==> flow/design.v (excerpt) <==
module datapath(clk, rst, sw, seg0, seg1,seg2,seg3, mem_addr, mem_wdata, mem_we, mem_rdata);
For scale: ~4000 cells after synthesis, about 340 flip-flops, ~83 I/O pins.
clock: 8.11 ns
lec_check: 0
abc_area: 1
cap_margin: 20
core_margin: 2
core_utilization: 70
cts_cluster_diameter: 59
max_routing_layer: met4
place_density: 0.66
setup_slack_margin: -0.5
slew_margin: 20
run.sh (not shown) runs the stock make flow with config.mk's settings and CLKGATE_MAP_FILE=.
The baseline finished but fails on negative setup slack.
Edit:
- ABC_AREA: 1 -> default
- CORE_UTILIZATION: 70 -> 58
- CTS_CLUSTER_DIAMETER: 59 -> default
- MAX_ROUTING_LAYER: met4 -> default
- PLACE_DENSITY: 0.66 -> default
- SETUP_SLACK_MARGIN: -0.5 -> -0.45
- clock period: 8.11 -> 6.19 ns (I/O delays scaled with it)
Result:
- The changed run produced a layout that fails on negative setup slack
- die size is higher by 19%
- via count is lower by 8.3%
- utilization went down by 4.8 points
- design area climbs by 13%
- worst setup slack degrades by 1900 ps
Edit:
- CORE_UTILIZATION: 58 -> 65
- MAX_ROUTING_LAYER: default -> met4
- SETUP_SLACK_MARGIN: -0.45 -> 1.14
- clock period: 6.19 -> 9.3 ns (I/O delays scaled with it)
What happened:
- The changed run completed without violations
- design area went down by about 10%
- wire length went down by about 7%
- utilization hardly moves
Edit:
- CORE_UTILIZATION: 65 -> 72
- CTS_CLUSTER_DIAMETER: default -> 269
- HOLD_SLACK_MARGIN: default -> -0.1
This time the run failed in global routing on GRT-0232.
Area after synthesis does not change.
Die size fell by 9.6%.
Synthesized cell count is unchanged.
Edit:
- CAP_MARGIN: 20 -> 30
- CELL_PAD_IN_SITES_DETAIL_PLACEMENT: default -> 1
- CELL_PAD_IN_SITES_GLOBAL_PLACEMENT: default -> 3
- CORE_UTILIZATION: 72 -> 40
- CTS_CLUSTER_DIAMETER: 269 -> default
- GPL_ROUTABILITY_DRIVEN: default -> 1
- HOLD_SLACK_MARGIN: -0.1 -> default
- MAX_ROUTING_LAYER: met4 -> default
- PLACE_DENSITY: default -> 0.37
- SETUP_SLACK_MARGIN: 1.14 -> default
=> The new run completed without violations. Die size came out higher by 78%. Area after synthesis does not change. Synthesized cell count does not change.

---

v43:
datapath again, from the RTL that the note above started with.
Settings: LEC_CHECK=0, CAP_MARGIN=20, CORE_MARGIN=2, CORE_UTILIZATION=72, CTS_CLUSTER_SIZE=24, HOLD_SLACK_MARGIN=0.3, PLACE_DENSITY=0.55, SETUP_SLACK_MARGIN=0.46, SLEW_MARGIN=20; clock period 3.05 ns.
Tool error DPL-0038 stopped v43 during 4_1_cts; no final results.
The following lists how v48 was set up differently from v43:
Settings: HOLD_SLACK_MARGIN no longer set, was 0.3; PLACE_DENSITY no longer set, was 0.55; CTS_CLUSTER_SIZE no longer set, was 24; CORE_UTILIZATION now 59, was 72; SETUP_SLACK_MARGIN now -0.45, was 0.46; the clock period (ns, I/O delays scaled along) now 6.19, was 3.05.
Results
- Although it ran to completion, v48 produced a layout that fails the final checks because of capacitance limit, slew limit, setup timing.
- For area of the core, dividing the value from v48 by the value from v43 gives 1.2.
- Summary of v48 over v43: area figure in the yosys stat output was more or less identical, die span in x up 10%, height of the chip rose by 10%, number of instances in the placed design was more or less identical.
Inputs modified between v48 and v5:
Settings: SETUP_SLACK_MARGIN changed from -0.45 to 1.81; CORE_UTILIZATION changed from 59 to 61.
--- outcome ---
The flow ran to completion for all of v48 and v5 but v5, which stopped partway. The flow completed for v48, but it is not clean: the layout still shows capacitance limit, slew limit, setup timing. Diff v48 -> v5 | cell row count | decrease of about 2.4%. v5 — overall die area about 3.2% lower, v48 as reference. Max count of cells resized by post-cts repair across v48 and v5: v5.
The inputs of v50 differ from those of v5 as listed below.
Settings: PLACE_DENSITY_LB_ADDON newly set to 0.01; CORE_UTILIZATION changed from 61 to 70; SETUP_SLACK_MARGIN changed from 1.81 to -0.45; the clock period (ns, I/O delays scaled along) changed from 6.19 to 8.63.
==> results <==
v50: complete, dirty (setup timing). Going from v5 to v50, final estimated routing congestion in global placement roughly the same, die width -about 6.5%, xor/xnor cell area share of the yosys netlist flat, number of cell rows decreased 6.3%, largest buffer count on any clock path saw little to no change. Post-cts gate resize count sits lower in v50 than in v5. Relative to v5, post-place instance area has decreased by 11% in v50. From v50 to v5, gate count after technology mapping did not move at all. In the reports for v50 and v5, the smaller detailed placement HPWL belongs to v50.
What v13 does differently from v50 at the input level:
Settings: changing CORE_UTILIZATION from 70 to 40; changing CORE_MARGIN from 2 to 4; removing SETUP_SLACK_MARGIN (formerly -0.45); removing PLACE_DENSITY_LB_ADDON (formerly 0.01); changing the clock period (ns, I/O delays scaled along) from 8.63 to 9.3.
==> comparison <==
- The final layout from v13, which completed every stage, passed the timing, DRC and antenna checks at the end of the flow.
- Taking v50 as the reference, in v13 worst setup slack higher; first-pass GRT wire length lower; die size higher.
Modified inputs, v52 compared to v13
Settings: CORE_MARGIN changed from 4 to 2; PLACE_DENSITY_LB_ADDON newly set to 0.2; CORE_UTILIZATION changed from 40 to 72; CTS_CLUSTER_DIAMETER newly set to 55; SETUP_SLACK_MARGIN newly set to 1.14; MAX_ROUTING_LAYER newly set to met4.
v52: aborted in 5_1_grt (tool error). v13 → v52: number of buffers created by CTS rose 4, number of gates resized after CTS rose 122, worst setup slack after placement rose 0.62 ns, sequential area share after synthesis about even, x dimension of the die fell about 26%. Taking v13 as the reference point, the placer congestion estimate of v52 rises by 0.17.

---

Setup of ember:
datapath again, from the RTL that the note above started with.
==> flow/config.mk <==
export PLATFORM = sky130hd
export DESIGN_NAME = datapath
export DESIGN_NICKNAME = datapath
export VERILOG_FILES = /design/flow/design.v
export SDC_FILE = /design/flow/constraint.sdc
export NUM_CORES = 4
export LEC_CHECK = 0
export CAP_MARGIN = 10
export CELL_PAD_IN_SITES_DETAIL_PLACEMENT = 1
export CELL_PAD_IN_SITES_GLOBAL_PLACEMENT = 3
export CORE_ASPECT_RATIO = 1.05
export CORE_MARGIN = 2
export CORE_UTILIZATION = 31
export CTS_CLUSTER_DIAMETER = 359
export GPL_ROUTABILITY_DRIVEN = 0
export GPL_TIMING_DRIVEN = 0
export PLACE_DENSITY = 0.53
export SLEW_MARGIN = 20
export TNS_END_PERCENT = 55
==> flow/constraint.sdc <==
create_clock -name core_clock -period 13.8 [get_ports {clk}]
set_input_delay 2.7600 -clock core_clock [delete_from_list [all_inputs] [get_ports {clk}]]
set_output_delay 2.7600 -clock core_clock [all_outputs]
set_load 0.01 [all_outputs]
ember was carried through to the last stage, and its layout satisfied the timing, DRC and antenna checks.
#### Input delta (quartz over ember)
- clearing TNS_END_PERCENT, which used to be 55
- clearing GPL_ROUTABILITY_DRIVEN, which used to be 0
- clearing CORE_ASPECT_RATIO, which used to be 1.05
- clearing CELL_PAD_IN_SITES_DETAIL_PLACEMENT, which used to be 1
- swapping 31 for 59 in CORE_UTILIZATION
- clearing CELL_PAD_IN_SITES_GLOBAL_PLACEMENT, which used to be 3
- swapping 10 for 20 in CAP_MARGIN
- swapping 2 for 4 in CORE_MARGIN
- clearing PLACE_DENSITY, which used to be 0.53
- clearing GPL_TIMING_DRIVEN, which used to be 0
- clearing CTS_CLUSTER_DIAMETER, which used to be 359
- swapping 13.8 for 9.23 in the clock period (ns, I/O delays scaled along)
Results
Higher HPWL reported at the end of detailed placement goes to ember over quartz. Run comparison: quartz destination of the critical timing path alu_inst.mul_accumulator.Q[15]; ember destination of the critical timing path alu_inst.mul_accumulator.Q[14]. quartz vs. ember: setup slack went down by 1220 ps. The overall track demand over capacity in global routing of quartz is higher than that of ember. | worst setup timing slack at the placement stage | quartz vs ember | 2190 ps lower |. ember has lower final area than quartz. Number of nets in the layout on quartz is up relative to ember. In quartz the clock-buffer cell count turned out 7 lower than in ember.
For amber, these inputs were changed with respect to quartz:
- CORE_UTILIZATION: 59 -> 40
- the clock period (ns, I/O delays scaled along): 9.23 -> 9.1
--- outcome ---
- Changes observed in amber relative to quartz: horizontal die size increased by 21% relative to the old numbers, sequential share of layout area decreased by 0.60 points relative to the old numbers, final period utilization decreased by 0.22 points relative to the old numbers.

---

Starting RTL as in the previous note.
Settings: LEC_CHECK=0, CAP_MARGIN=20, CELL_PAD_IN_SITES_DETAIL_PLACEMENT=2, CORE_MARGIN=3, CORE_UTILIZATION=68, CTS_CLUSTER_SIZE=25, GPL_ROUTABILITY_DRIVEN=1, GPL_TIMING_DRIVEN=1, MAX_ROUTING_LAYER=met5, PLACE_DENSITY=0.37, SLEW_MARGIN=30; clock period 6.28 ns.
The baseline stopped in detailed placement on DPL-0033.
Next try:
CELL_PAD_IN_SITES_DETAIL_PLACEMENT = unset   (was 2)
CORE_MARGIN = 4   (was 3)
CORE_UTILIZATION = 40   (was 68)
CTS_CLUSTER_SIZE = unset   (was 25)
GPL_ROUTABILITY_DRIVEN = unset   (was 1)
GPL_TIMING_DRIVEN = unset   (was 1)
MAX_ROUTING_LAYER = unset   (was met5)
PLACE_DENSITY = unset   (was 0.37)
SLEW_MARGIN = 20   (was 30)
clock period = 5.15 ns   (was 6.28 ns; I/O delays follow)
=>
- Now the flow ran to the end with violations: setup timing
- area after synthesis stays the same
- die size rises by well over a third
- synthesized cell count does not change

---

zinc:
Starting RTL as in the previous note.
Settings: LEC_CHECK=0, CAP_MARGIN=20, CELL_PAD_IN_SITES_GLOBAL_PLACEMENT=2, CORE_ASPECT_RATIO=0.75, CORE_MARGIN=2, CORE_UTILIZATION=31, CTS_CLUSTER_DIAMETER=145, GPL_TIMING_DRIVEN=0, SLEW_MARGIN=20; clock period 13.8 ns.
Modified inputs, harbor compared to zinc
- a change of CORE_UTILIZATION from 31 to 40
- a change of CORE_ASPECT_RATIO from 0.75 to 0.8
- a change of the clock period (ns, I/O delays scaled along) from 13.8 to 8.39
Notes after the runs:
The flow completed for harbor, but it is not clean: the layout still shows setup timing.
Between harbor and zinc, the number of buffers inserted by port buffering figures differ only marginally.
Worst setup slack on harbor is behind zinc.
The non-filler instance count after layout reported for harbor is smaller than that of zinc by about 3.3%.

---

pepper:
datapath again, from the RTL that the note above started with.
clock: 3.05 ns
lec_check: 0
cap_margin: 20
core_margin: 2
core_utilization: 70
cts_cluster_diameter: 30
cts_cluster_size: 24
place_density: 0.55
setup_slack_margin: 0.79
slew_margin: 20
pepper did not finish: a tool error stopped it during clock tree synthesis.
For fjord, these inputs were changed with respect to pepper:
# pepper
export LEC_CHECK = 0
export CAP_MARGIN = 20
export CORE_MARGIN = 2
export CORE_UTILIZATION = 70
export CTS_CLUSTER_DIAMETER = 30
export CTS_CLUSTER_SIZE = 24
export PLACE_DENSITY = 0.55
export SETUP_SLACK_MARGIN = 0.79
export SLEW_MARGIN = 20
create_clock -name core_clock -period 3.05 [get_ports {clk}]
# fjord
export LEC_CHECK = 0
export ABC_AREA = 1
export CAP_MARGIN = 20
export CORE_MARGIN = 2
export CORE_UTILIZATION = 70
export MAX_ROUTING_LAYER = met4
export PLACE_DENSITY_LB_ADDON = 0.01
export SLEW_MARGIN = 20
create_clock -name core_clock -period 7.9 [get_ports {clk}]
--- outcome ---
For fjord, the flow was terminated by a tool error in global routing and produced no final design.
Diff pepper -> fjord: post-synthesis sequential area ratio down 0.23 points, chip area estimate from yosys synthesis up 230 um2, mux contribution to synthesized area down 8.5 points, area fraction in compound gates after synthesis down 2.7 points.
In the flow results for fjord and pepper, the die size is larger on fjord.
Changes in violet relative to fjord:
# fjord
export LEC_CHECK = 0
export ABC_AREA = 1
export CAP_MARGIN = 20
export CORE_MARGIN = 2
export CORE_UTILIZATION = 70
export MAX_ROUTING_LAYER = met4
export PLACE_DENSITY_LB_ADDON = 0.01
export SLEW_MARGIN = 20
create_clock -name core_clock -period 7.9 [get_ports {clk}]
# violet
export LEC_CHECK = 0
export CAP_MARGIN = 20
export CORE_MARGIN = 2
export CORE_UTILIZATION = 72
export CTS_CLUSTER_SIZE = 61
export MAX_ROUTING_LAYER = met4
export PLACE_DENSITY_LB_ADDON = 0.01
export SETUP_SLACK_MARGIN = 2.27
export SLEW_MARGIN = 20
create_clock -name core_clock -period 7.92 [get_ports {clk}]
==> comparison <==
- Comparing fjord and violet, the higher summed standard-cell area reported by yosys is on fjord.
- | vertical die size | violet vs fjord | 1.8% lower |
- Count of standard-cell rows in violet is about 1.3% lower than in fjord
- Of the runs fjord and violet, none of them finished clean.
- Going from fjord to violet, synthesized cell count has decreased, multiplexer area fraction after synthesis went up 8.5 points, area share of and-or/or-and cells after synthesis up 2.7 points, synthesized area lost 0.78%, horizontal extent of the die decreased about 1.8%.
- In the metrics for fjord and violet, the one carrying the higher placeable core region is fjord.
[inputs] tundra vs violet
# violet
export LEC_CHECK = 0
export CAP_MARGIN = 20
export CORE_MARGIN = 2
export CORE_UTILIZATION = 72
export CTS_CLUSTER_SIZE = 61
export MAX_ROUTING_LAYER = met4
export PLACE_DENSITY_LB_ADDON = 0.01
export SETUP_SLACK_MARGIN = 2.27
export SLEW_MARGIN = 20
create_clock -name core_clock -period 7.92 [get_ports {clk}]
# tundra
export LEC_CHECK = 0
export CAP_MARGIN = 20
export CORE_MARGIN = 2
export CORE_UTILIZATION = 72
export CTS_CLUSTER_DIAMETER = 55
export MAX_ROUTING_LAYER = met4
export PLACE_DENSITY = 0.65
export SETUP_SLACK_MARGIN = 1.14
export SLEW_MARGIN = 20
create_clock -name core_clock -period 9.3 [get_ports {clk}]
==> comparison <==
- tundra: GRT-0232 in global routing -> run aborted
- tundra against violet: post-placement cell area went down by about 5%, number of cells upsized or downsized after cts went down by about 33%, xor and xnor fraction of the mapped netlist area was more or less identical.
- The number of clock buffers inserted by TritonCTS reported for tundra is greater than that of violet by 2.
- Cell count after placement, tundra vs violet: down by a few percent
- Compared violet against tundra; post-synthesis average cell area within noise.

---

Starting RTL as in the previous note.
Settings: LEC_CHECK=0, ABC_AREA=0, CAP_MARGIN=20, CORE_ASPECT_RATIO=0.64, CORE_MARGIN=2, CORE_UTILIZATION=72, CTS_CLUSTER_DIAMETER=351, MAX_ROUTING_LAYER=met4, PLACE_DENSITY_LB_ADDON=0.01, SETUP_SLACK_MARGIN=2.36, SLEW_MARGIN=20, TNS_END_PERCENT=40; clock period 7.93 ns.
The baseline stopped in global routing (5_1_grt) on ODB-0269.
Change:
--- a/flow/config.mk
+++ b/flow/config.mk
@@ -8 +7,0 @@
-export ABC_AREA = 0
@@ -10 +8,0 @@
-export CORE_ASPECT_RATIO = 0.64
@@ -13 +11 @@
-export CTS_CLUSTER_DIAMETER = 351
+export CTS_CLUSTER_SIZE = 79
@@ -16 +14 @@
-export SETUP_SLACK_MARGIN = 2.36
+export SETUP_SLACK_MARGIN = -0.45
@@ -18 +15,0 @@
-export TNS_END_PERCENT = 40
==> flow/constraint.sdc (replaced) <==
create_clock -name core_clock -period 8.63 [get_ports {clk}]
set_input_delay 1.7260 -clock core_clock [delete_from_list [all_inputs] [get_ports {clk}]]
set_output_delay 1.7260 -clock core_clock [all_outputs]
set_load 0.01 [all_outputs]
Outcome: The new run completed and failed the layout checks on setup timing. Synthesized area does not change. Die size is about the same. Synthesized cell count does not change.
